## flow/design.v

```verilog
`timescale 1ns/1ns
module ALU (
    input  logic clk,
    input  logic rst_n,
    input  logic [5:0] alu_op,
    input  logic word,
    input  logic [15:0] a,
    input  logic [15:0] b,
    input  logic cf_in,
    input  logic [4:0] shift_cnt,
    output logic [15:0] result
);
    logic [15:0] a_in, b_in;
    parameter ADD = 6'b000000;
    parameter SUB = 6'b000001;
    parameter CMP = 6'b000010;
    parameter INC = 6'b000011;
    parameter DEC = 6'b000100;
    parameter NEG = 6'b000101;
    parameter AND = 6'b000110;
    parameter OR = 6'b000111;
    parameter XOR = 6'b001000;
    parameter NOT = 6'b001001;
    parameter TEST = 6'b001010;
    parameter SHL = 6'b001011;
    parameter SHR = 6'b001100;
    parameter SAR = 6'b001101;
    parameter ROL = 6'b001110;
    parameter ROR = 6'b001111;
    parameter RCL = 6'b010000;
    parameter RCR = 6'b010001;
    parameter MUL = 6'b010010;
    parameter IMUL = 6'b010011;
    parameter DIV = 6'b010100;
    parameter IDIV = 6'b010101;
    always @(posedge clk or negedge rst_n) begin
        if (!rst_n) begin
            a_in <= 0;
            b_in <= 0;
        end else begin
            case(alu_op)
                ADD: begin
                    result <= a + b;
                end
                SUB: begin
                    result <= a - b;
                end
                CMP: begin
                    result <= a - b;
                end
                INC: begin
                    result <= a + 1;
                end
                DEC: begin
                    result <= a - 1;
                end
                NEG: begin
                    result <= 0 - a;
                end
                AND: begin
                    result <= a & b;
                end
                OR: begin
                    result <= a | b;
                end
                XOR: begin
                    result <= a ^ b;
                end
                NOT: begin
                    result <= ~a;
                end
                TEST: begin
                    result <= a & b;
                end
                SHL: begin
                    result <= a << shift_cnt;
                end
                SHR: begin
                    result <= a >> shift_cnt;
                end
                SAR: begin
                    result <= a >>> shift_cnt;
                end
                ROL: begin
                    result <= {a[15:0], a[15:0]};
                end
                ROR: begin
                    result <= {a[0], a[15:1]};
                end
                RCL: begin
                    result <= {a[15:0], cf_in};
                end
                RCR: begin
                    result <= {cf_in, a[15:0]};
                end
                MUL: begin
                    result <= a * b;    
                end
                IMUL: begin
                    result <= a * b;    
                end
                DIV: begin
                    result <= (b == 16'd0) ? 16'hFFFF : a / b;
                end
                IDIV: begin
                    result <= (b == 16'd0) ? 16'hFFFF : a / b;
                end
            endcase
        end
    end
endmodule
```

## flow/run.sh

```bash
#!/bin/bash
# the make line also repeats each setting of config.mk as NAME=value (left out here)
make -C /OpenROAD-flow-scripts/flow DESIGN_CONFIG=/design/flow/config.mk WORK_HOME=/design/flow/orfs CLKGATE_MAP_FILE= finish
```

## flow/config.mk

```make
export PLATFORM = sky130hd
export DESIGN_NAME = ALU
export DESIGN_NICKNAME = ALU
export VERILOG_FILES = /design/flow/design.v
export SDC_FILE = /design/flow/constraint.sdc
export NUM_CORES = 4
export LEC_CHECK = 0
export CAP_MARGIN = 20
export CORE_ASPECT_RATIO = 0.79
export CORE_MARGIN = 2
export CORE_UTILIZATION = 36
export CTS_CLUSTER_SIZE = 83
export GPL_TIMING_DRIVEN = 1
export MAX_ROUTING_LAYER = met4
export PLACE_DENSITY = 0.69
export SLEW_MARGIN = 20
```

## flow/constraint.sdc

```tcl
create_clock -name core_clock -period 69.8 [get_ports {clk}]
set_input_delay 13.9600 -clock core_clock [delete_from_list [all_inputs] [get_ports {clk}]]
set_output_delay 13.9600 -clock core_clock [all_outputs]
set_load 0.01 [all_outputs]
```

==> results.sh, run 1 <==
# flow metrics
export IMPL_h_tree_depth=1
export IMPL_post_route_min_period_ns=46.47
export IMPL_pg_clk_uw=11.0
export IMPL_ys_top_cells_by_area="ha_1 19%, fa_1 10%, nand2_1 5.3%"
export IMPL_hp_class="in -> reg"
export IMPL_synth_edff_count=16
export IMPL_synth_ff_latch_count=16
export IMPL_endpoint_kind="flip-flop"
export IMPL_synthAoiAreaFrac_pct=27.1
export IMPL_syn_to_final_growth_pct=8.79
export IMPL_fin_setup_tns_ns=0
export IMPL_synth_distinct_cells=95
export IMPL_worst_pin_slew_ns=1.17
export IMPL_worst_hold_startpoint="rst_n"
export IMPL_drt_iter0_drc=2157
export IMPL_worstSetupPathType="in -> reg"
export IMPL_grt_pass1_wl_um=94400
export IMPL_yosysWarningCount=1
export IMPL_crit_family="AND-OR/OR-AND gates"
export IMPL_highest_layer="met4"
export IMPL_vias_per_cell=6.28
export IMPL_ys_seq_share_pct=3.03
export IMPL_post_cts_setup_buffers=0
export IMPL_antenna_found_initial=2
export IMPL_powerSeq_uw=12.5
export IMPL_report_final_slew_viol_count=0
export IMPL_wire_per_inst_um=22.2
export IMPL_async_flop_share_pct=0
export IMPL_pin_count=63
export IMPL_comb_power_share_pct=92.3
export IMPL_finalHoldViolations=0
export IMPL_place_gp_congestion=0.978
export IMPL_first_pass_iters=9
export IMPL_stdcell_count=2757
export IMPL_die_h_um=190
export IMPL_synth_top_cell_by_count="ha_1"
export IMPL_fp_util_pct=36.4
export IMPL_synth_nets=2524
export IMPL_dpl_cell_count=2752
export IMPL_die_w_um=240
export IMPL_startpoint_type="input pin"
export IMPL_core_area_mm2=0.0436
export IMPL_nets=2528
export IMPL_outcome="no timing/DRC/antenna violations"
export IMPL_ys_flop_type="edfxtp_1"
export IMPL_cts_resized=0
export IMPL_final_period_utilization_pct=66.6
export IMPL_route_met3_wl_um=7730
export IMPL_p_per_area_mw_per_mm2=17.7
export IMPL_top_logic_kind="adder cells"
export IMPL_largest_area_cell="ha_1"
export IMPL_holdBufCountCts=0
export IMPL_tool_warnings=48
export IMPL_clockRootBuffer="clkbuf_16"
export IMPL_hold_path_end="result[5]"
export IMPL_vias=17315
export IMPL_drtAntennaViolNets=0
export IMPL_wl_met1_um=26200
export IMPL_synth_mux_area_fraction_pct=4.97
export IMPL_min_path_cells=2
export IMPL_fmax_ghz=0.0215
export IMPL_syn_inst=2158
export IMPL_grt_pass1_vias=16394
export IMPL_crit_start="b[14]"
export IMPL_drt_wl_total_um=61200
export IMPL_rows=68
export IMPL_p_total_uw=304
export IMPL_io_buffers=61
export IMPL_ys_chip_area_mm2=0.0158
export IMPL_setup_viol=0
export IMPL_clockBufferDepth=2
export IMPL_internal_power_uw=138
export IMPL_p_seq_share_pct=4.1
export IMPL_peakVddDrop_mv=0.0210
export IMPL_pg_comb_uw=281
export IMPL_pwr_share_clk_pct=3.6
export IMPL_leakage_nw=7.49
export IMPL_path_buffers=4
export IMPL_crit_top_cell="ha_1"
export IMPL_worst_endpoint_required_ns=69.75
export IMPL_dieArea_mm2=0.0457
export IMPL_crit_path_end="result[0]"
export IMPL_crit_path_top_delay_cell="nor4_2"
export IMPL_max_slew_margin_rel_pct=19.9
export IMPL_ys_sh_xor_pct=6.74
export IMPL_cts_tree="done"
export IMPL_p_sw_uw=166
export IMPL_cts_buffers=3
export IMPL_syn_cell_area_mm2=0.0158
export IMPL_crit_fanout=22
export IMPL_globalRoute_totalOverflow=0
export IMPL_grt_use_total_pct=27.0
export IMPL_yosysCellCount=2158
export IMPL_max_stage_delay_ns=0.86
export IMPL_hpwl_um=46400
export IMPL_grt_max_degree=43
export IMPL_synthSimpleGateAreaFrac_pct=21.6
export IMPL_clock_sinks=16
export IMPL_maxPowerGroup="combinational cells"
export IMPL_rsz0062_at_grt="no"
export IMPL_top_area_share_pct=18.8
export IMPL_worst_path_stages=110
export IMPL_drc=0
export IMPL_synthTopCellsByCount="238 x ha_1, 222 x nand2_1, 207 x nor2_1, 173 x inv_1, 131 x a21oi_1"
export IMPL_synth_avg_cell_area_um2=7.34
export IMPL_timing_hold_ws_ns=14.75
export IMPL_clk_pin_slew_ns=0.05
export IMPL_switching_share_pct=54.7
export IMPL_max_cap_viol_count=0
export IMPL_wl_met2_um=25300
export IMPL_crit_arrival_ns=46.42
export IMPL_adder_share_pct=29.0
[stage by stage]
stage | utilization, % | area, µm² | setup WS, ns
after floorplan | - | 15800 | 29.64
after global placement | 39.4 | 17100 | 24.61
after detailed placement | 39.4 | 17200 | 24.12
after CTS | 39.6 | 17200 | 24.29
after global routing | 39.6 | 17200 | 21.58
final | 39.6 | 17200 | 23.33
[final cells by class]
class,instances,area (µm²)
Antenna cell,2,5.00
Timing Repair Buffer,115,1010
Inverter,181,679
Tap cell,595,744
Multi-Input combinational cell,1845,14200
Fill cell,4477,26300
Clock buffer,3,75.1
Sequential cell,16,480
[per-layer routing]
layer,vias up,track usage [%]
met2,1034,39.9
li1,7860,-
met1,8284,37.2
met3,137,5.17
met5,-,-
met4,0,7.67
==> inputs of run 2 (changes only) <==
- ABC_AREA: default -> 1
- CORE_ASPECT_RATIO: 0.79 -> default
- CORE_UTILIZATION: 36 -> 72
- CTS_CLUSTER_DIAMETER: default -> 393
- CTS_CLUSTER_SIZE: 83 -> 98
- GPL_TIMING_DRIVEN: 1 -> default
- MAX_ROUTING_LAYER: met4 -> default
- PLACE_DENSITY: 0.69 -> 0.42
- TNS_END_PERCENT: default -> 45
- clock period: 69.8 -> 30.4 ns (I/O delays scaled with it)
==> results.sh, run 2 <==
# flow metrics
export IMPL_async_flop_share_pct=0
export IMPL_synth_nets=2914
export IMPL_fp_util_pct=73.5
export IMPL_synthTopCellsByCount="658 x nand2_1, 439 x inv_1, 238 x ha_1, 137 x o21ai_0, 125 x a21oi_1"
export IMPL_crit_start="a[9]"
export IMPL_drt_wl_total_um=64400
export IMPL_clock_sinks=16
export IMPL_comb_power_share_pct=91.5
export IMPL_die_w_um=153
export IMPL_synth_mux_area_fraction_pct=0.312
export IMPL_ys_seq_share_pct=3.00
export IMPL_dieArea_mm2=0.0235
export IMPL_fillers=1252
export IMPL_yosysCellCount=2548
export IMPL_p_per_area_mw_per_mm2=36.0
export IMPL_leakage_nw=10.1
export IMPL_rows=54
export IMPL_clk_pin_slew_ns=0.06
export IMPL_outcome="failed layout checks"
export IMPL_hold_path_end="result[15]"
export IMPL_vias_per_cell=6.76
export IMPL_synth_top_cell_by_count="nand2_1"
export IMPL_fmax_ghz=0.0320
export IMPL_max_cap_viol_count=0
export IMPL_hpwl_um=41000
export IMPL_yosysWarningCount=1
export IMPL_startpoint_type="input pin"
export IMPL_first_pass_iters=14
export IMPL_top_area_share_pct=18.6
export IMPL_syn_cell_area_mm2=0.0160
export IMPL_internal_power_uw=295
export IMPL_path_buffers=23
export IMPL_worst_path_stages=187
export IMPL_drc=0
export IMPL_vias=19795
export IMPL_globalRoute_totalOverflow=0
export IMPL_peakVddDrop_mv=0.0421
export IMPL_pwr_share_clk_pct=4.0
export IMPL_synthAoiAreaFrac_pct=17.2
export IMPL_finalHoldViolations=0
export IMPL_drtAntennaViolNets=0
export IMPL_min_path_cells=5
export IMPL_grt_max_degree=34
export IMPL_maxPowerGroup="combinational cells"
export IMPL_syn_inst=2548
export IMPL_drt_iter0_drc=3276
export IMPL_core_area_mm2=0.0218
export IMPL_pin_count=63
export IMPL_setup_viol=1
export IMPL_ys_flop_type="edfxtp_1"
export IMPL_switching_share_pct=56.5
export IMPL_crit_path_top_delay_cell="clkdlybuf4s50_1"
export IMPL_die_h_um=153
export IMPL_clockRootBuffer="clkbuf_16"
export IMPL_fin_ws_ns=-0.807
export IMPL_synth_edff_count=16
export IMPL_hp_class="in -> reg"
export IMPL_ys_chip_area_mm2=0.0160
export IMPL_crit_top_cell="nand2_1"
export IMPL_synth_distinct_cells=70
export IMPL_nets=3015
export IMPL_powerSeq_uw=30.7
export IMPL_io_buffers=61
export IMPL_final_period_utilization_pct=103
export IMPL_p_seq_share_pct=4.5
export IMPL_crit_arrival_ns=31.18
export IMPL_grt_pass1_wl_um=85400
export IMPL_p_sw_uw=383
export IMPL_max_slew_margin_rel_pct=20.7
export IMPL_antenna_found_initial=2
export IMPL_wire_per_inst_um=22.0
export IMPL_cts_buffers=3
export IMPL_failed_checks="negative setup slack"
export IMPL_grt_pass1_vias=17093
export IMPL_h_tree_depth=1
export IMPL_crit_family="simple AND/OR/NAND/NOR gates"
export IMPL_synth_avg_cell_area_um2=6.30
export IMPL_clockBufferDepth=2
export IMPL_synthSimpleGateAreaFrac_pct=31.6
export IMPL_p_total_uw=678
export IMPL_pg_comb_uw=620
export IMPL_ys_sh_xor_pct=5.73
export IMPL_syn_to_final_growth_pct=17.4
export IMPL_worst_pin_slew_ns=1.18
export IMPL_crit_path_end="result[0]"
export IMPL_fin_util_pct=86.3
export IMPL_synth_ff_latch_count=16
export IMPL_largest_area_cell="ha_1"
export IMPL_place_gp_congestion=1.12
export IMPL_grt_use_total_pct=44.6
export IMPL_max_stage_delay_ns=0.56
export IMPL_pg_clk_uw=27.0
export IMPL_cts_tree="done"
export IMPL_crit_fanout=8
export IMPL_worstSetupPathType="in -> reg"
export IMPL_worst_hold_startpoint="a[15]"
export IMPL_top_logic_kind="simple AND/OR/NAND/NOR gates"
export IMPL_endpoint_kind="flip-flop"
export IMPL_worst_endpoint_required_ns=30.38
export IMPL_report_final_slew_viol_count=0
export IMPL_tool_warnings=50
export IMPL_ys_top_cells_by_area="ha_1 19%, nand2_1 15%, inv_1 10%"
export IMPL_post_route_min_period_ns=31.21
export IMPL_adder_share_pct=28.7
## run 2: cell type report
class	count	area [µm²]	share of cell area [%]
Tap cell	280	350	1.86
Clock buffer	3	75.1	0.399
Inverter	454	1740	9.23
Antenna cell	1	2.50	0.0133
Sequential cell	16	480	2.55
Timing Repair Buffer	190	1660	8.82
Timing Repair inverter	3	20.0	0.106
Multi-Input combinational cell	1981	14500	77.0
## run 2: metal layers
metal,vias up,routed length [µm],global-route usage [%]
met5,-,22,0
met4,2,6630,26.1
met3,675,9560,8.96
met2,1848,27100,72.5
met1,8783,21100,54.8
li1,8487,-,-
## run 2: stage by stage
stage | hold slack [ns] | setup TNS [ns] | area [µm²] | instances | setup slack, ns
2_1_floorplan | 6.37 | 0 | 16000 | 2548 | 2.27
3_5_place_dp | 6.90 | -0.483 | 17100 | 2863 | -0.483
6_report | 6.63 | -0.807 | 18800 | 2928 | -0.807
5_1_grt | 6.60 | -2.16 | 18800 | 2927 | -1.91
3_3_place_gp | 6.90 | 0 | 17100 | 2862 | 0.228
4_1_cts | 6.81 | 0 | 17200 | 2866 | 0.0501
## run 2: repair_timing
item                                   4_1_cts  5_1_grt
hold buffers                                 0        0
resized                                     10      238
setup endpoints to repair                    1        2
setup buffers                                0       57
cloned                                       0        4
pin swaps                                    0       75
endpoints found under the hold margin        0        0
==> inputs of run 3 (changes only) <==
- ABC_AREA: 1 -> default
- CORE_UTILIZATION: 72 -> 65
- CTS_CLUSTER_DIAMETER: 393 -> 84
- CTS_CLUSTER_SIZE: 98 -> default
- PLACE_DENSITY: 0.42 -> default
- SLEW_MARGIN: 20 -> 35
- TNS_END_PERCENT: 45 -> default
- clock period: 30.4 -> 30.6 ns (I/O delays scaled with it)
==> results.sh, run 3 <==
# flow metrics
export IMPL_place_gp_congestion=1.06
export IMPL_outcome="did not finish"
export IMPL_synthAoiAreaFrac_pct=27.1
export IMPL_ys_sh_xor_pct=6.74
export IMPL_core_area_mm2=0.0241
export IMPL_pre_cts_slack_ns=-2.17
export IMPL_die_w_um=160
export IMPL_syn_cell_area_mm2=0.0158
export IMPL_top_area_share_pct=18.8
export IMPL_clockRootBuffer="clkbuf_16"
export IMPL_synthSimpleGateAreaFrac_pct=21.6
export IMPL_ys_flop_type="edfxtp_1"
export IMPL_synth_distinct_cells=95
export IMPL_h_tree_depth=1
export IMPL_first_error="[ERROR GRT-0232] Routing congestion too high. Check the congestion heatmap in the GUI."
export IMPL_synth_edff_count=16
export IMPL_yosysCellCount=2158
export IMPL_die_h_um=160
export IMPL_cts_buffers=3
export IMPL_ys_top_cells_by_area="ha_1 19%, fa_1 10%, nand2_1 5.3%"
export IMPL_synth_ff_latch_count=16
export IMPL_synth_avg_cell_area_um2=7.34
export IMPL_adder_share_pct=29.0
export IMPL_async_flop_share_pct=0
export IMPL_fp_util_pct=65.7
export IMPL_hpwl_um=49600
export IMPL_synth_nets=2524
export IMPL_clockBufferDepth=2
export IMPL_grt_use_total_pct=91.3
export IMPL_io_buffers=61
export IMPL_pin_count=63
export IMPL_top_logic_kind="adder cells"
export IMPL_syn_inst=2158
export IMPL_ys_chip_area_mm2=0.0158
export IMPL_failed_stage="global routing"
export IMPL_largest_area_cell="ha_1"
export IMPL_clock_sinks=16
export IMPL_rows=57
export IMPL_synth_mux_area_fraction_pct=4.97
export IMPL_dieArea_mm2=0.0256
export IMPL_synthTopCellsByCount="238 x ha_1, 222 x nand2_1, 207 x nor2_1, 173 x inv_1, 131 x a21oi_1"
export IMPL_globalRoute_totalOverflow=477
export IMPL_synth_top_cell_by_count="ha_1"
export IMPL_ys_seq_share_pct=3.03
export IMPL_yosysWarningCount=1
-- run 3: repair_timing --
action,in CTS
pin swaps,41
gates cloned,0
endpoints found under the setup margin,2
resized,85
setup buffers,19
hold buffers,0
-- run 3: layer usage --
| layer | overflow | GRT usage [%] |
|---|---|---|
| met1 | 33 | 88.6 |
| met2 | 263 | 103 |
| met3 | 26 | 82.1 |
| met4 | 148 | 95.6 |
| met5 | 7 | 58.7 |
-- run 3: through the flow --
| step | instance area, µm² | instances |
|---|---|---|
| 2_1_floorplan | 15900 | 2158 |
| 3_5_place_dp | 19800 | 2878 |
| 4_1_cts | 20400 | 2901 |
| 3_3_place_gp | 19800 | 2878 |
==> inputs of run 4 (changes only) <==
- ABC_AREA: default -> 1
- CAP_MARGIN: 20 -> 40
- CELL_PAD_IN_SITES_DETAIL_PLACEMENT: default -> 2
- CELL_PAD_IN_SITES_GLOBAL_PLACEMENT: default -> 1
- CORE_ASPECT_RATIO: default -> 0.57
- CORE_UTILIZATION: 65 -> 40
- CTS_CLUSTER_DIAMETER: 84 -> 400
- MAX_ROUTING_LAYER: default -> met4
- MIN_ROUTING_LAYER: default -> met2
- SLEW_MARGIN: 35 -> 20
- clock period: 30.6 -> 31.5 ns (I/O delays scaled with it)
==> results.sh, run 4 <==
# flow metrics
export IMPL_pin_count=63
export IMPL_top_area_share_pct=18.6
export IMPL_core_area_mm2=0.0396
export IMPL_synth_top_cell_by_count="nand2_1"
export IMPL_synthTopCellsByCount="658 x nand2_1, 439 x inv_1, 238 x ha_1, 137 x o21ai_0, 125 x a21oi_1"
export IMPL_rows=55
export IMPL_place_gp_congestion=1.10
export IMPL_top_logic_kind="simple AND/OR/NAND/NOR gates"
export IMPL_synth_edff_count=16
export IMPL_die_h_um=155
export IMPL_ys_sh_xor_pct=5.73
export IMPL_synth_avg_cell_area_um2=6.30
export IMPL_pre_cts_slack_ns=-3.39
export IMPL_ys_top_cells_by_area="ha_1 19%, nand2_1 15%, inv_1 10%"
export IMPL_ys_chip_area_mm2=0.0160
export IMPL_io_buffers=61
export IMPL_ys_seq_share_pct=3.00
export IMPL_dieArea_mm2=0.0418
export IMPL_synth_nets=2914
export IMPL_synth_mux_area_fraction_pct=0.312
export IMPL_synth_ff_latch_count=16
export IMPL_fp_util_pct=40.5
export IMPL_first_error="[ERROR DPL-0033] detailed placement checks failed during check placement."
export IMPL_dpl_cell_count=3153
export IMPL_ys_flop_type="edfxtp_1"
export IMPL_yosysWarningCount=1
export IMPL_place_area_mm2=0.0176
export IMPL_adder_share_pct=28.7
export IMPL_hpwl_um=82700
export IMPL_outcome="did not finish"
export IMPL_syn_inst=2548
export IMPL_async_flop_share_pct=0
export IMPL_failed_stage="clock tree synthesis"
export IMPL_syn_cell_area_mm2=0.0160
export IMPL_yosysCellCount=2548
export IMPL_synthAoiAreaFrac_pct=17.2
export IMPL_largest_area_cell="ha_1"
export IMPL_die_w_um=269
export IMPL_synthSimpleGateAreaFrac_pct=31.6
export IMPL_synth_distinct_cells=70
==> inputs of run 5 (changes only) <==
- CAP_MARGIN: 40 -> 20
- CELL_PAD_IN_SITES_DETAIL_PLACEMENT: 2 -> default
- CELL_PAD_IN_SITES_GLOBAL_PLACEMENT: 1 -> 2
- CORE_ASPECT_RATIO: 0.57 -> 0.79
- CORE_UTILIZATION: 40 -> 36
- CTS_CLUSTER_DIAMETER: 400 -> default
- CTS_CLUSTER_SIZE: default -> 97
- GPL_ROUTABILITY_DRIVEN: default -> 0
- GPL_TIMING_DRIVEN: default -> 0
- HOLD_SLACK_MARGIN: default -> 0.28
- MAX_ROUTING_LAYER: met4 -> met5
- MIN_ROUTING_LAYER: met2 -> default
- PLACE_DENSITY_LB_ADDON: default -> 0.01
- clock period: 31.5 -> 50.7 ns (I/O delays scaled with it)
==> results.sh, run 5 <==
# flow metrics
export IMPL_ys_sh_xor_pct=5.73
export IMPL_hp_class="in -> reg"
export IMPL_synth_distinct_cells=70
export IMPL_ys_flop_type="edfxtp_1"
export IMPL_largest_area_cell="ha_1"
export IMPL_wire_per_inst_um=20.8
export IMPL_powerSeq_uw=18.7
export IMPL_clock_sinks=16
export IMPL_comb_power_share_pct=90.3
export IMPL_crit_start="b[0]"
export IMPL_crit_fanout=19
export IMPL_synthTopCellsByCount="658 x nand2_1, 439 x inv_1, 238 x ha_1, 137 x o21ai_0, 125 x a21oi_1"
export IMPL_fin_setup_tns_ns=0
export IMPL_startpoint_type="input pin"
export IMPL_first_pass_iters=5
export IMPL_pg_comb_uw=347
export IMPL_drt_iter0_drc=1584
export IMPL_dieArea_mm2=0.0463
export IMPL_report_final_slew_viol_count=0
export IMPL_fmax_ghz=0.0259
export IMPL_p_sw_uw=223
export IMPL_synth_top_cell_by_count="nand2_1"
export IMPL_max_stage_delay_ns=1.10
export IMPL_worst_pin_slew_ns=1.16
export IMPL_rows=68
export IMPL_leakage_nw=9.33
export IMPL_min_path_cells=6
export IMPL_nets=2978
export IMPL_worst_endpoint_required_ns=50.70
export IMPL_n_antenna_cell=0
export IMPL_cts_tree="done"
export IMPL_worst_path_stages=192
export IMPL_antenna_found_initial=2
export IMPL_cts_resized=0
export IMPL_clk_pin_slew_ns=0.07
export IMPL_post_cts_setup_buffers=0
export IMPL_rsz0062_at_grt="no"
export IMPL_setup_viol=0
export IMPL_adder_share_pct=28.7
export IMPL_syn_inst=2548
export IMPL_die_w_um=241
export IMPL_synthSimpleGateAreaFrac_pct=31.6
export IMPL_grt_pass1_wl_um=101000
export IMPL_crit_path_top_delay_cell="clkdlybuf4s50_1"
export IMPL_worst_hold_startpoint="shift_cnt[1]"
export IMPL_crit_family="simple AND/OR/NAND/NOR gates"
export IMPL_outcome="no timing/DRC/antenna violations"
export IMPL_final_period_utilization_pct=76.1
export IMPL_p_seq_share_pct=4.9
export IMPL_hpwl_um=54300
export IMPL_synth_avg_cell_area_um2=6.30
export IMPL_clockRootBuffer="clkbuf_16"
export IMPL_post_route_min_period_ns=38.57
export IMPL_hold_path_end="result[9]"
export IMPL_peakVddDrop_mv=0.0212
export IMPL_fillers=4793
export IMPL_ys_seq_share_pct=3.00
export IMPL_top_area_share_pct=18.6
export IMPL_max_slew_margin_rel_pct=22.7
export IMPL_grt_pass1_vias=16047
export IMPL_core_area_mm2=0.0438
export IMPL_async_flop_share_pct=0
export IMPL_maxPowerGroup="combinational cells"
export IMPL_h_tree_depth=1
export IMPL_p_total_uw=385
export IMPL_path_buffers=25
export IMPL_synth_mux_area_fraction_pct=0.312
export IMPL_drtAntennaViolNets=0
export IMPL_endpoint_kind="flip-flop"
export IMPL_tool_warnings=48
export IMPL_pin_count=63
export IMPL_grt_max_degree=21
export IMPL_clockBufferDepth=2
export IMPL_logic_area_mm2=0.0134
export IMPL_drt_wl_total_um=66700
export IMPL_synthAoiAreaFrac_pct=17.2
export IMPL_p_per_area_mw_per_mm2=22.0
export IMPL_pwr_share_clk_pct=4.8
export IMPL_max_cap_viol_count=0
export IMPL_fp_util_pct=36.6
export IMPL_crit_arrival_ns=38.57
export IMPL_syn_to_final_growth_pct=8.83
export IMPL_die_h_um=192
export IMPL_yosysWarningCount=1
export IMPL_drc=0
export IMPL_top_logic_kind="simple AND/OR/NAND/NOR gates"
export IMPL_vias_per_cell=5.33
export IMPL_io_buffers=58
export IMPL_yosysCellCount=2548
export IMPL_vias=17086
export IMPL_holdBufCountCts=0
export IMPL_cts_buffers=3
export IMPL_ys_top_cells_by_area="ha_1 19%, nand2_1 15%, inv_1 10%"
export IMPL_pg_clk_uw=18.6
export IMPL_finalHoldViolations=0
export IMPL_synth_nets=2914
export IMPL_internal_power_uw=162
export IMPL_ys_chip_area_mm2=0.0160
export IMPL_synth_ff_latch_count=16
export IMPL_grt_use_total_pct=29.1
export IMPL_crit_path_end="result[0]"
export IMPL_worstSetupPathType="in -> reg"
export IMPL_globalRoute_totalOverflow=0
export IMPL_switching_share_pct=57.9
export IMPL_syn_cell_area_mm2=0.0160
export IMPL_seq_area_um2=480
export IMPL_crit_top_cell="nand2_1"
export IMPL_synth_edff_count=16
-- run 5: final cells by class --
cell class / count / share of cell area (%)
buffer: 97 / 2.59
clock buffer: 3 / 0.430
clock inverter: 1 / 0.0215
inverter: 454 / 9.79
multi-input combinational: 1981 / 76.8
sequential: 16 / 2.75
tap: 595 / 4.26
timing repair buffer: 59 / 3.37
-- run 5: per-stage QoR --
| stage | utilization (%) | area, µm² | cells | hold slack, ns | worst slack (ns) |
|---|---|---|---|---|---|
| after floorplan | - | 16000 | 2548 | 10.43 | 18.51 |
| after global placement | 39.6 | 17400 | 3201 | 10.95 | 11.86 |
| after detailed placement | 39.7 | 17400 | 3202 | 10.96 | 12.11 |
| after CTS | 39.8 | 17500 | 3206 | 10.86 | 12.28 |
| after global routing | 39.8 | 17500 | 3206 | 10.95 | 9.47 |
| final | 39.8 | 17500 | 3206 | 10.87 | 12.13 |
-- run 5: metal layers --
metal  wire length (µm)  vias to the layer above  track usage, %  part of all wire (%)
met5                  0                        -               0                     0
met4                965                        0            3.82                   1.4
li1                   -                     8409               -                     -
met3               4860                       60            3.23                   7.3
met1              33900                     7997            45.5                    51
met2              27000                      620            43.1                    40
==> inputs of run 6 (changes only) <==
- ABC_AREA: 1 -> default
- CELL_PAD_IN_SITES_GLOBAL_PLACEMENT: 2 -> default
- CORE_UTILIZATION: 36 -> 58
- CTS_CLUSTER_SIZE: 97 -> 83
- GPL_ROUTABILITY_DRIVEN: 0 -> default
- GPL_TIMING_DRIVEN: 0 -> 1
- HOLD_SLACK_MARGIN: 0.28 -> default
- PLACE_DENSITY_LB_ADDON: 0.01 -> default
- clock period: 50.7 -> 31.2 ns (I/O delays scaled with it)
==> results.sh, run 6 <==
# flow metrics
export IMPL_outcome="failed layout checks"
export IMPL_failed_checks="negative setup slack"
export IMPL_ys_top_cells_by_area="ha_1 19%, fa_1 10%, nand2_1 5.3%"
export IMPL_first_pass_iters=9
export IMPL_powerSeq_uw=28.0
export IMPL_p_total_uw=830
export IMPL_rows=53
export IMPL_drtAntennaViolNets=0
export IMPL_finalHoldViolations=0
export IMPL_hold_path_end="result[0]"
export IMPL_ys_chip_area_mm2=0.0158
export IMPL_seq_area_um2=480
export IMPL_worst_hold_startpoint="rst_n"
export IMPL_worst_pin_slew_ns=1.01
export IMPL_h_tree_depth=1
export IMPL_top_logic_kind="adder cells"
export IMPL_wire_per_inst_um=25.0
export IMPL_async_flop_share_pct=0
export IMPL_die_w_um=190
export IMPL_pg_clk_uw=24.1
export IMPL_stdcell_count=2989
export IMPL_syn_cell_area_mm2=0.0158
export IMPL_pwr_share_clk_pct=2.9
export IMPL_synthSimpleGateAreaFrac_pct=21.6
export IMPL_timing_hold_ws_ns=7.04
export IMPL_yosysWarningCount=1
export IMPL_grt_max_degree=43
export IMPL_hpwl_um=51600
export IMPL_cts_buffers=3
export IMPL_yosysCellCount=2158
export IMPL_leakage_nw=10.1
export IMPL_synth_distinct_cells=95
export IMPL_report_final_slew_viol_count=0
export IMPL_p_seq_share_pct=3.4
export IMPL_logic_area_mm2=0.0154
export IMPL_ys_sh_xor_pct=6.74
export IMPL_crit_arrival_ns=31.64
export IMPL_fmax_ghz=0.0316
export IMPL_crit_family="AND-OR/OR-AND gates"
export IMPL_die_h_um=151
export IMPL_grt_use_total_pct=45.8
export IMPL_maxPowerGroup="combinational cells"
export IMPL_synth_top_cell_by_count="ha_1"
export IMPL_comb_power_share_pct=93.7
export IMPL_place_area_mm2=0.0199
export IMPL_dieArea_mm2=0.0287
export IMPL_antenna_found_initial=3
export IMPL_endpoint_kind="flip-flop"
export IMPL_top_area_share_pct=18.8
export IMPL_max_stage_delay_ns=0.58
export IMPL_hp_class="in -> reg"
export IMPL_min_path_cells=2
export IMPL_tool_warnings=50
export IMPL_vias_per_cell=6.97
export IMPL_worst_endpoint_required_ns=31.16
export IMPL_nets=2997
export IMPL_path_buffers=20
export IMPL_fin_ws_ns=-0.488
export IMPL_internal_power_uw=382
export IMPL_pre_cts_slack_ns=-1.90
export IMPL_synth_avg_cell_area_um2=7.34
export IMPL_clockRootBuffer="clkbuf_16"
export IMPL_vias=20842
export IMPL_synth_edff_count=16
export IMPL_crit_fanout=8
export IMPL_fp_util_pct=59.3
export IMPL_synth_mux_area_fraction_pct=4.97
export IMPL_setup_viol=1
export IMPL_grt_pass1_vias=18612
export IMPL_synthTopCellsByCount="238 x ha_1, 222 x nand2_1, 207 x nor2_1, 173 x inv_1, 131 x a21oi_1"
export IMPL_synth_nets=2524
export IMPL_drt_wl_total_um=74700
export IMPL_cts_tree="done"
export IMPL_clk_pin_slew_ns=0.05
export IMPL_final_period_utilization_pct=102
export IMPL_syn_to_final_growth_pct=37.1
export IMPL_fillers=1702
export IMPL_crit_path_end="result[0]"
export IMPL_clockBufferDepth=2
export IMPL_dpl_cell_count=2917
export IMPL_crit_path_top_delay_cell="clkdlybuf4s50_1"
export IMPL_post_route_min_period_ns=31.69
export IMPL_switching_share_pct=54.0
export IMPL_pin_count=63
export IMPL_crit_start="b[11]"
export IMPL_ys_seq_share_pct=3.03
export IMPL_grt_pass1_wl_um=102000
export IMPL_design_area_mm2=0.0217
export IMPL_max_slew_margin_rel_pct=32.4
export IMPL_syn_inst=2158
export IMPL_ys_flop_type="edfxtp_1"
export IMPL_fin_setup_tns_ns=-0.488
export IMPL_io_buffers=61
export IMPL_worst_path_stages=123
export IMPL_p_sw_uw=448
export IMPL_max_cap_viol_count=0
export IMPL_synth_ff_latch_count=16
export IMPL_clock_sinks=16
export IMPL_globalRoute_totalOverflow=0
export IMPL_fin_util_pct=81.3
export IMPL_peakVddDrop_mv=0.0740
export IMPL_drt_iter0_drc=3402
export IMPL_place_gp_congestion=1.05
export IMPL_drc=0
export IMPL_startpoint_type="input pin"
export IMPL_adder_share_pct=29.0
export IMPL_largest_area_cell="ha_1"
export IMPL_pg_comb_uw=778
export IMPL_core_area_mm2=0.0267
export IMPL_synthAoiAreaFrac_pct=27.1
export IMPL_worstSetupPathType="in -> reg"
export IMPL_p_per_area_mw_per_mm2=38.2
export IMPL_holdBufCountCts=0
[run 6: layout make-up]
type                            count  area share [%]
Sequential cell                    16            2.21
Timing Repair Buffer              584            21.2
Tap cell                          357            2.06
Clock buffer                        3           0.346
Multi-Input combinational cell   1845            71.0
Antenna cell                        3          0.0346
Inverter                          181            3.15
[run 6: per-layer routing]
| metal | share of wire, % | track usage [%] | wire length [µm] |
|---|---|---|---|
| met1 | 37 | 63.0 | 27500 |
| met4 | 6.5 | 17.8 | 4840 |
| met2 | 41 | 68.6 | 30500 |
| met5 | 0 | 0 | 0 |
| met3 | 16 | 12.0 | 11900 |
[run 6: what timing repair did]
| action | in CTS | in global routing |
|---|---|---|
| setup endpoints to repair | 2 | 2 |
| buffers inserted | 14 | 53 |
| gates cloned | 0 | 1 |
| pin swaps | 25 | 117 |
| endpoints found under the hold margin | 0 | 0 |
| resized | 65 | 184 |
==> inputs of run 7 (changes only) <==
- CELL_PAD_IN_SITES_GLOBAL_PLACEMENT: default -> 3
- CORE_ASPECT_RATIO: 0.79 -> 0.5
- CORE_UTILIZATION: 58 -> 29
- CTS_CLUSTER_DIAMETER: default -> 397
- CTS_CLUSTER_SIZE: 83 -> 98
- GPL_TIMING_DRIVEN: 1 -> default
- HOLD_SLACK_MARGIN: default -> -0.06
- MAX_ROUTING_LAYER: met5 -> default
- PLACE_DENSITY_LB_ADDON: default -> 0.19
- TNS_END_PERCENT: default -> 5
- clock period: 31.2 -> 100.0 ns (I/O delays scaled with it)
==> results.sh, run 7 <==
# flow metrics
export IMPL_outcome="no timing/DRC/antenna violations"
export IMPL_worst_endpoint_required_ns=99.94
export IMPL_die_h_um=169
export IMPL_clockBufferDepth=2
export IMPL_ys_flop_type="edfxtp_1"
export IMPL_die_w_um=335
export IMPL_pg_comb_uw=195
export IMPL_post_cts_setup_buffers=0
export IMPL_wire_per_inst_um=24.7
export IMPL_clockRootBuffer="clkbuf_16"
export IMPL_async_flop_share_pct=0
export IMPL_pwr_share_clk_pct=3.9
export IMPL_grt_use_total_pct=24.7
export IMPL_drt_iter0_drc=1371
export IMPL_hp_class="in -> reg"
export IMPL_p_per_area_mw_per_mm2=12.1
export IMPL_final_period_utilization_pct=52.4
export IMPL_synth_avg_cell_area_um2=7.34
export IMPL_p_total_uw=212
export IMPL_rows=60
export IMPL_crit_path_top_delay_cell="o31ai_1"
export IMPL_synthAoiAreaFrac_pct=27.1
export IMPL_p_seq_share_pct=4.2
export IMPL_nets=2539
export IMPL_ys_sh_xor_pct=6.74
export IMPL_fin_setup_tns_ns=0
export IMPL_globalRoute_totalOverflow=0
export IMPL_endpoint_kind="flip-flop"
export IMPL_ys_chip_area_mm2=0.0158
export IMPL_syn_inst=2158
export IMPL_post_route_min_period_ns=52.39
export IMPL_hpwl_um=54200
export IMPL_report_final_slew_viol_count=0
export IMPL_max_slew_margin_rel_pct=22.7
export IMPL_dieArea_mm2=0.0566
export IMPL_grt_pass1_vias=16197
export IMPL_syn_cell_area_mm2=0.0158
export IMPL_clock_sinks=16
export IMPL_tool_warnings=48
export IMPL_maxPowerGroup="combinational cells"
export IMPL_finalHoldViolations=0
export IMPL_crit_start="b[15]"
export IMPL_synthTopCellsByCount="238 x ha_1, 222 x nand2_1, 207 x nor2_1, 173 x inv_1, 131 x a21oi_1"
export IMPL_synth_top_cell_by_count="ha_1"
export IMPL_synth_nets=2524
export IMPL_switching_share_pct=55.0
export IMPL_synthSimpleGateAreaFrac_pct=21.6
export IMPL_worstSetupPathType="in -> reg"
export IMPL_powerSeq_uw=8.82
export IMPL_max_cap_viol_count=0
export IMPL_synth_mux_area_fraction_pct=4.97
export IMPL_vias_per_cell=5.77
export IMPL_yosysWarningCount=1
export IMPL_grt_pass1_wl_um=106000
export IMPL_crit_fanout=21
export IMPL_worst_hold_startpoint="rst_n"
export IMPL_drt_wl_total_um=71400
export IMPL_cts_resized=0
export IMPL_largest_area_cell="ha_1"
export IMPL_p_sw_uw=117
export IMPL_crit_path_end="result[0]"
export IMPL_vias=16666
export IMPL_ys_seq_share_pct=3.03
export IMPL_peakVddDrop_mv=0.0134
export IMPL_cts_tree="done"
export IMPL_pg_clk_uw=8.36
export IMPL_fmax_ghz=0.0191
export IMPL_worst_path_stages=113
export IMPL_io_buffers=61
export IMPL_max_stage_delay_ns=0.83
export IMPL_adder_share_pct=29.0
export IMPL_ys_top_cells_by_area="ha_1 19%, fa_1 10%, nand2_1 5.3%"
export IMPL_core_area_mm2=0.0539
export IMPL_worst_pin_slew_ns=1.13
export IMPL_synth_distinct_cells=95
export IMPL_first_pass_iters=7
export IMPL_holdBufCountCts=0
export IMPL_antenna_found_initial=7
export IMPL_synth_ff_latch_count=16
export IMPL_drtAntennaViolNets=0
export IMPL_h_tree_depth=1
export IMPL_comb_power_share_pct=91.9
export IMPL_crit_family="AND-OR/OR-AND gates"
export IMPL_startpoint_type="input pin"
export IMPL_crit_arrival_ns=52.33
export IMPL_yosysCellCount=2158
export IMPL_grt_max_degree=43
export IMPL_leakage_nw=7.57
export IMPL_rsz0062_at_grt="no"
export IMPL_pin_count=63
export IMPL_crit_top_cell="ha_1"
export IMPL_clk_pin_slew_ns=0.06
export IMPL_min_path_cells=2
export IMPL_drc=0
export IMPL_synth_edff_count=16
export IMPL_cts_buffers=3
export IMPL_hold_path_end="result[14]"
export IMPL_top_area_share_pct=18.8
export IMPL_syn_to_final_growth_pct=10.4
export IMPL_place_gp_congestion=0.886
export IMPL_path_buffers=9
export IMPL_setup_viol=0
export IMPL_internal_power_uw=95.5
export IMPL_top_logic_kind="adder cells"
export IMPL_fp_util_pct=29.4
run 7: final cells by class:
| class | count | area, µm² |
|---|---|---|
| well taps | 713 | 892 |
| flip-flops and latches | 16 | 480 |
| clock inverters | 1 | 3.75 |
| multi-input cells | 1845 | 14300 |
| inverters | 181 | 679 |
| clock buffers | 3 | 75.1 |
| diodes | 1 | 2.50 |
| fillers | 5918 | 36400 |
| repair buffers | 126 | 1100 |
run 7: through the flow:
step	hold WS (ns)	area (µm²)	std cells	worst slack (ns)	util [%]
6_report	20.83	17500	2886	47.61	32.4
5_1_grt	20.86	17500	2885	45.73	32.4
4_1_cts	20.83	17500	2885	47.73	32.4
3_5_place_dp	20.81	17400	2881	47.63	32.3
3_3_place_gp	20.81	17400	2881	47.58	32.3
2_1_floorplan	20.35	15800	2158	53.80	-
run 7: layer usage:
layer / track usage, % / wire length, µm / vias to the layer above / part of all wire (%)
met3: 2.32 / 4070 / 57 / 5.7
met1: 36.5 / 35200 / 8244 / 49
met4: 3.26 / 860 / 2 / 1.2
met5: 0 / 20 / - / 0.028
met2: 39.6 / 31200 / 483 / 44
li1: - / - / 7880 / -
==> inputs of run 8 (changes only) <==
- CELL_PAD_IN_SITES_GLOBAL_PLACEMENT: 3 -> default
- CORE_ASPECT_RATIO: 0.5 -> default
- CORE_UTILIZATION: 29 -> 65
- CTS_CLUSTER_DIAMETER: 397 -> 344
- CTS_CLUSTER_SIZE: 98 -> default
- HOLD_SLACK_MARGIN: -0.06 -> default
- PLACE_DENSITY_LB_ADDON: 0.19 -> default
- clock period: 100.0 -> 33.6 ns (I/O delays scaled with it)
==> results.sh, run 8 <==
# flow metrics
export IMPL_outcome="no timing/DRC/antenna violations"
export IMPL_crit_family="AND-OR/OR-AND gates"
export IMPL_first_pass_iters=6
export IMPL_die_h_um=160
export IMPL_pwr_share_clk_pct=3.5
export IMPL_wl_met2_um=26200
export IMPL_stdcell_count=2580
export IMPL_syn_cell_area_mm2=0.0158
export IMPL_place_gp_congestion=1.02
export IMPL_maxPowerGroup="combinational cells"
export IMPL_adder_share_pct=29.0
export IMPL_max_cap_viol_count=0
export IMPL_drtAntennaViolNets=0
export IMPL_rows=57
export IMPL_fp_util_pct=65.7
export IMPL_clk_pin_slew_ns=0.04
export IMPL_path_buffers=11
export IMPL_startpoint_type="input pin"
export IMPL_crit_start="b[0]"
export IMPL_ys_chip_area_mm2=0.0158
export IMPL_worst_pin_slew_ns=1.24
export IMPL_wl_met1_um=21500
export IMPL_max_slew_margin_rel_pct=15.3
export IMPL_n_antenna_cell=0
export IMPL_crit_path_top_delay_cell="or4b_2"
export IMPL_p_sw_uw=364
export IMPL_seq_area_um2=480
export IMPL_fin_util_pct=74.5
export IMPL_largest_area_cell="ha_1"
export IMPL_ys_seq_share_pct=3.03
export IMPL_drt_iter0_drc=2172
export IMPL_final_period_utilization_pct=97.4
export IMPL_yosysCellCount=2158
export IMPL_leakage_nw=8.02
export IMPL_nets=2623
export IMPL_peakVddDrop_mv=0.0594
export IMPL_internal_power_uw=297
export IMPL_synthTopCellsByCount="238 x ha_1, 222 x nand2_1, 207 x nor2_1, 173 x inv_1, 131 x a21oi_1"
export IMPL_synth_edff_count=16
export IMPL_route_met3_wl_um=7560
export IMPL_wire_per_inst_um=23.4
export IMPL_fillers=1946
export IMPL_pg_clk_uw=22.8
export IMPL_cts_buffers=3
export IMPL_crit_top_cell="ha_1"
export IMPL_vias_per_cell=6.93
export IMPL_comb_power_share_pct=92.6
export IMPL_clock_sinks=16
export IMPL_grt_pass1_wl_um=92300
export IMPL_ys_flop_type="edfxtp_1"
export IMPL_synthAoiAreaFrac_pct=27.1
export IMPL_dieArea_mm2=0.0256
export IMPL_top_area_share_pct=18.8
export IMPL_logic_area_mm2=0.0146
export IMPL_post_route_min_period_ns=32.74
export IMPL_grt_use_total_pct=45.0
export IMPL_die_w_um=160
export IMPL_max_stage_delay_ns=0.61
export IMPL_fin_setup_tns_ns=0
export IMPL_syn_to_final_growth_pct=13.4
export IMPL_hold_path_end="result[3]"
export IMPL_setup_viol=0
export IMPL_ys_sh_xor_pct=6.74
export IMPL_clockBufferDepth=2
export IMPL_synth_distinct_cells=95
export IMPL_synth_ff_latch_count=16
export IMPL_worst_endpoint_required_ns=33.56
export IMPL_grt_pass1_vias=17147
export IMPL_finalHoldViolations=0
export IMPL_syn_inst=2158
export IMPL_crit_arrival_ns=32.70
export IMPL_drt_wl_total_um=60200
export IMPL_report_final_slew_viol_count=0
export IMPL_h_tree_depth=1
export IMPL_timing_hold_ws_ns=7.50
export IMPL_ys_top_cells_by_area="ha_1 19%, fa_1 10%, nand2_1 5.3%"
export IMPL_crit_path_end="result[0]"
export IMPL_p_total_uw=661
export IMPL_p_per_area_mw_per_mm2=36.8
export IMPL_hpwl_um=45400
export IMPL_clockRootBuffer="clkbuf_16"
export IMPL_switching_share_pct=55.1
export IMPL_highest_layer="met4"
export IMPL_top_logic_kind="adder cells"
export IMPL_powerSeq_uw=25.9
export IMPL_fmax_ghz=0.0305
export IMPL_hp_class="in -> reg"
export IMPL_cts_tree="done"
export IMPL_grt_max_degree=43
export IMPL_pin_count=63
export IMPL_vias=17870
export IMPL_endpoint_kind="flip-flop"
export IMPL_synth_top_cell_by_count="ha_1"
export IMPL_pg_comb_uw=613
export IMPL_async_flop_share_pct=0
export IMPL_dpl_cell_count=2564
export IMPL_tool_warnings=50
export IMPL_antenna_found_initial=0
export IMPL_drc=0
export IMPL_crit_fanout=17
export IMPL_core_area_mm2=0.0241
export IMPL_min_path_cells=2
export IMPL_yosysWarningCount=1
export IMPL_synth_mux_area_fraction_pct=4.97
export IMPL_worst_hold_startpoint="rst_n"
export IMPL_synth_nets=2524
export IMPL_worstSetupPathType="in -> reg"
export IMPL_p_seq_share_pct=3.9
export IMPL_globalRoute_totalOverflow=0
export IMPL_io_buffers=61
export IMPL_synth_avg_cell_area_um2=7.34
export IMPL_synthSimpleGateAreaFrac_pct=21.6
export IMPL_worst_path_stages=118
## run 8: stage by stage
step                setup slack, ns  area [µm²]
detailed placement           -0.442       17500
CTS                          0.0352       17600
floorplan                     0.685       15800
finish                        0.861       18000
global route                 -0.285       18000
global placement              0.140       17500
## run 8: final cells by class
cell class,count,share of cell area (%)
multi-input cells,1845,81.0
repair buffers,210,9.82
inverters,181,3.78
flip-flops and latches,16,2.67
well taps,324,2.26
clock buffers,3,0.418
clock inverters,1,0.0209
## run 8: timing repair
item | 4_1_cts | 5_1_grt
setup endpoints to repair | 1 | 2
buffers inserted | 0 | 12
resized | 5 | 75
hold buffers | 0 | 0
pin swaps | 0 | 15
## run 8: metal layers
metal	track usage, %	vias to the layer above
met1	54.5	8318
met4	30.2	0
met5	0	-
met2	72.0	1178
li1	-	8026
met3	9.77	348
==> inputs of run 9 (changes only) <==
- CAP_MARGIN: 20 -> 5
- CORE_UTILIZATION: 65 -> 68
- CTS_CLUSTER_DIAMETER: 344 -> default
- CTS_CLUSTER_SIZE: default -> 36
- HOLD_SLACK_MARGIN: default -> 0.29
- SLEW_MARGIN: 20 -> 25
- clock period: 33.6 -> 85.3 ns (I/O delays scaled with it)
==> results.sh, run 9 <==
# flow metrics
export IMPL_outcome="no timing/DRC/antenna violations"
export IMPL_ys_chip_area_mm2=0.0158
export IMPL_leakage_nw=7.45
export IMPL_hpwl_um=43200
export IMPL_powerSeq_uw=10.2
export IMPL_h_tree_depth=1
export IMPL_ys_flop_type="edfxtp_1"
export IMPL_top_logic_kind="adder cells"
export IMPL_drt_iter0_drc=2090
export IMPL_fin_setup_tns_ns=0
export IMPL_switching_share_pct=54.9
export IMPL_clk_pin_slew_ns=0.04
export IMPL_synth_mux_area_fraction_pct=4.97
export IMPL_die_h_um=157
export IMPL_p_per_area_mw_per_mm2=14.7
export IMPL_rows=55
export IMPL_synth_edff_count=16
export IMPL_worst_endpoint_required_ns=85.23
export IMPL_adder_share_pct=29.0
export IMPL_grt_max_degree=43
export IMPL_max_slew_margin_rel_pct=32.1
export IMPL_grt_use_total_pct=45.9
export IMPL_drt_wl_total_um=57000
export IMPL_place_gp_congestion=1.01
export IMPL_report_final_slew_viol_count=0
export IMPL_cts_tree="done"
export IMPL_top_area_share_pct=18.8
export IMPL_core_area_mm2=0.0228
export IMPL_setup_viol=0
export IMPL_worstSetupPathType="in -> reg"
export IMPL_syn_to_final_growth_pct=6.06
export IMPL_fmax_ghz=0.0202
export IMPL_rsz0062_at_grt="no"
export IMPL_cts_buffers=3
export IMPL_worst_hold_startpoint="rst_n"
export IMPL_synth_distinct_cells=95
export IMPL_io_buffers=61
export IMPL_worst_path_stages=110
export IMPL_cts_resized=0
export IMPL_clockRootBuffer="clkbuf_16"
export IMPL_synthSimpleGateAreaFrac_pct=21.6
export IMPL_die_w_um=157
export IMPL_holdBufCountCts=0
export IMPL_dieArea_mm2=0.0245
export IMPL_startpoint_type="input pin"
export IMPL_wire_per_inst_um=23.1
export IMPL_endpoint_kind="flip-flop"
export IMPL_synth_avg_cell_area_um2=7.34
export IMPL_ys_sh_xor_pct=6.74
export IMPL_post_route_min_period_ns=49.62
export IMPL_synth_nets=2524
export IMPL_clock_sinks=16
export IMPL_drc=0
export IMPL_ys_top_cells_by_area="ha_1 19%, fa_1 10%, nand2_1 5.3%"
export IMPL_post_cts_setup_buffers=0
export IMPL_syn_inst=2158
export IMPL_synthTopCellsByCount="238 x ha_1, 222 x nand2_1, 207 x nor2_1, 173 x inv_1, 131 x a21oi_1"
export IMPL_vias_per_cell=7.09
export IMPL_crit_arrival_ns=49.56
export IMPL_comb_power_share_pct=92.4
export IMPL_path_buffers=6
export IMPL_crit_path_top_delay_cell="clkdlybuf4s50_1"
export IMPL_yosysWarningCount=1
export IMPL_p_seq_share_pct=4.1
export IMPL_syn_cell_area_mm2=0.0158
export IMPL_internal_power_uw=112
export IMPL_fillers=1869
export IMPL_logic_area_mm2=0.0142
export IMPL_nets=2519
export IMPL_ys_seq_share_pct=3.03
export IMPL_crit_start="b[5]"
export IMPL_seq_area_um2=480
export IMPL_synth_ff_latch_count=16
export IMPL_max_stage_delay_ns=0.93
export IMPL_globalRoute_totalOverflow=0
export IMPL_hold_path_end="result[15]"
export IMPL_antenna_found_initial=0
export IMPL_dpl_cell_count=2461
export IMPL_pwr_share_clk_pct=3.5
export IMPL_crit_family="AND-OR/OR-AND gates"
export IMPL_first_pass_iters=7
export IMPL_clockBufferDepth=2
export IMPL_largest_area_cell="ha_1"
export IMPL_min_path_cells=2
export IMPL_peakVddDrop_mv=0.0199
export IMPL_p_sw_uw=136
export IMPL_crit_path_end="result[0]"
export IMPL_final_period_utilization_pct=58.2
export IMPL_hp_class="in -> reg"
export IMPL_finalHoldViolations=0
export IMPL_maxPowerGroup="combinational cells"
export IMPL_drtAntennaViolNets=0
export IMPL_pg_clk_uw=8.64
export IMPL_vias=17466
export IMPL_tool_warnings=50
export IMPL_crit_fanout=21
export IMPL_stdcell_count=2465
export IMPL_crit_top_cell="ha_1"
export IMPL_grt_pass1_vias=16600
export IMPL_fp_util_pct=69.6
export IMPL_async_flop_share_pct=0
export IMPL_grt_pass1_wl_um=88400
export IMPL_synth_top_cell_by_count="ha_1"
export IMPL_max_cap_viol_count=0
export IMPL_worst_pin_slew_ns=1.01
export IMPL_pin_count=63
export IMPL_synthAoiAreaFrac_pct=27.1
export IMPL_yosysCellCount=2158
export IMPL_pg_comb_uw=229
run 9: layout make-up:
class | instances | area share (%)
tap | 313 | 2.33
sequential | 16 | 2.86
timing repair buffer | 106 | 5.64
clock buffer | 3 | 0.447
inverter | 181 | 4.04
antenna | 1 | 0.0149
multi-input combinational | 1845 | 84.7
run 9: stage by stage:
stage	total power, mW	instance area, µm²	setup WS, ns	hold slack, ns	utilization (%)
after floorplan	0.177	15800	42.04	17.41	-
after global placement	0.223	16700	36.88	17.87	73.4
after detailed placement	0.231	16700	36.22	17.87	73.4
after CTS	0.241	16800	36.38	17.94	73.7
after global routing	0.270	16800	33.58	17.97	73.8
final	0.248	16800	35.68	17.95	73.8
run 9: per-layer routing:
metal | part of all wire [%] | track usage (%)
met3 | 12 | 11.0
met1 | 37 | 55.3
met2 | 43 | 71.7
met5 | 0 | 0
met4 | 8.6 | 32.7
==> inputs of run 10 (changes only) <==
- ABC_AREA: default -> 1
- CAP_MARGIN: 5 -> 20
- CELL_PAD_IN_SITES_DETAIL_PLACEMENT: default -> 2
- CELL_PAD_IN_SITES_GLOBAL_PLACEMENT: default -> 1
- CORE_ASPECT_RATIO: default -> 0.73
- CORE_UTILIZATION: 68 -> 40
- CTS_CLUSTER_DIAMETER: default -> 188
- CTS_CLUSTER_SIZE: 36 -> default
- GPL_TIMING_DRIVEN: default -> 1
- HOLD_SLACK_MARGIN: 0.29 -> 0.18
- MAX_ROUTING_LAYER: default -> met4
- MIN_ROUTING_LAYER: default -> met2
- SETUP_SLACK_MARGIN: default -> 5.0
- SLEW_MARGIN: 25 -> 10
- TNS_END_PERCENT: 5 -> default
- clock period: 85.3 -> 31.5 ns (I/O delays scaled with it)
==> results.sh, run 10 <==
# flow metrics
export IMPL_synth_ff_latch_count=16
export IMPL_io_buffers=61
export IMPL_synth_mux_area_fraction_pct=0.312
export IMPL_place_gp_congestion=1.08
export IMPL_dpl_cell_count=3094
export IMPL_outcome="did not finish"
export IMPL_ys_flop_type="edfxtp_1"
export IMPL_core_area_mm2=0.0394
export IMPL_first_error="[ERROR DPL-0033] detailed placement checks failed during check placement."
export IMPL_synth_avg_cell_area_um2=6.30
export IMPL_failed_stage="clock tree synthesis"
export IMPL_ys_chip_area_mm2=0.0160
export IMPL_yosysCellCount=2548
export IMPL_synthSimpleGateAreaFrac_pct=31.6
export IMPL_syn_cell_area_mm2=0.0160
export IMPL_hpwl_um=74800
export IMPL_synth_distinct_cells=70
export IMPL_synth_edff_count=16
export IMPL_synth_nets=2914
export IMPL_yosysWarningCount=1
export IMPL_fp_util_pct=40.7
export IMPL_synthTopCellsByCount="658 x nand2_1, 439 x inv_1, 238 x ha_1, 137 x o21ai_0, 125 x a21oi_1"
export IMPL_die_h_um=175
export IMPL_ys_sh_xor_pct=5.73
export IMPL_adder_share_pct=28.7
export IMPL_rows=62
export IMPL_syn_inst=2548
export IMPL_pin_count=63
export IMPL_largest_area_cell="ha_1"
export IMPL_ys_top_cells_by_area="ha_1 19%, nand2_1 15%, inv_1 10%"
export IMPL_synthAoiAreaFrac_pct=17.2
export IMPL_top_area_share_pct=18.6
export IMPL_ys_seq_share_pct=3.00
export IMPL_synth_top_cell_by_count="nand2_1"
export IMPL_top_logic_kind="simple AND/OR/NAND/NOR gates"
export IMPL_die_w_um=238
export IMPL_dieArea_mm2=0.0417
export IMPL_async_flop_share_pct=0
==> run 10: per-stage QoR <==
step,util [%],cell area (µm²),setup slack (ns)
detailed placement,45.3,17900,-2.98
global placement,45.3,17900,0.00636
floorplan,-,16600,4.16
Power and IR drop assume default switching activity.
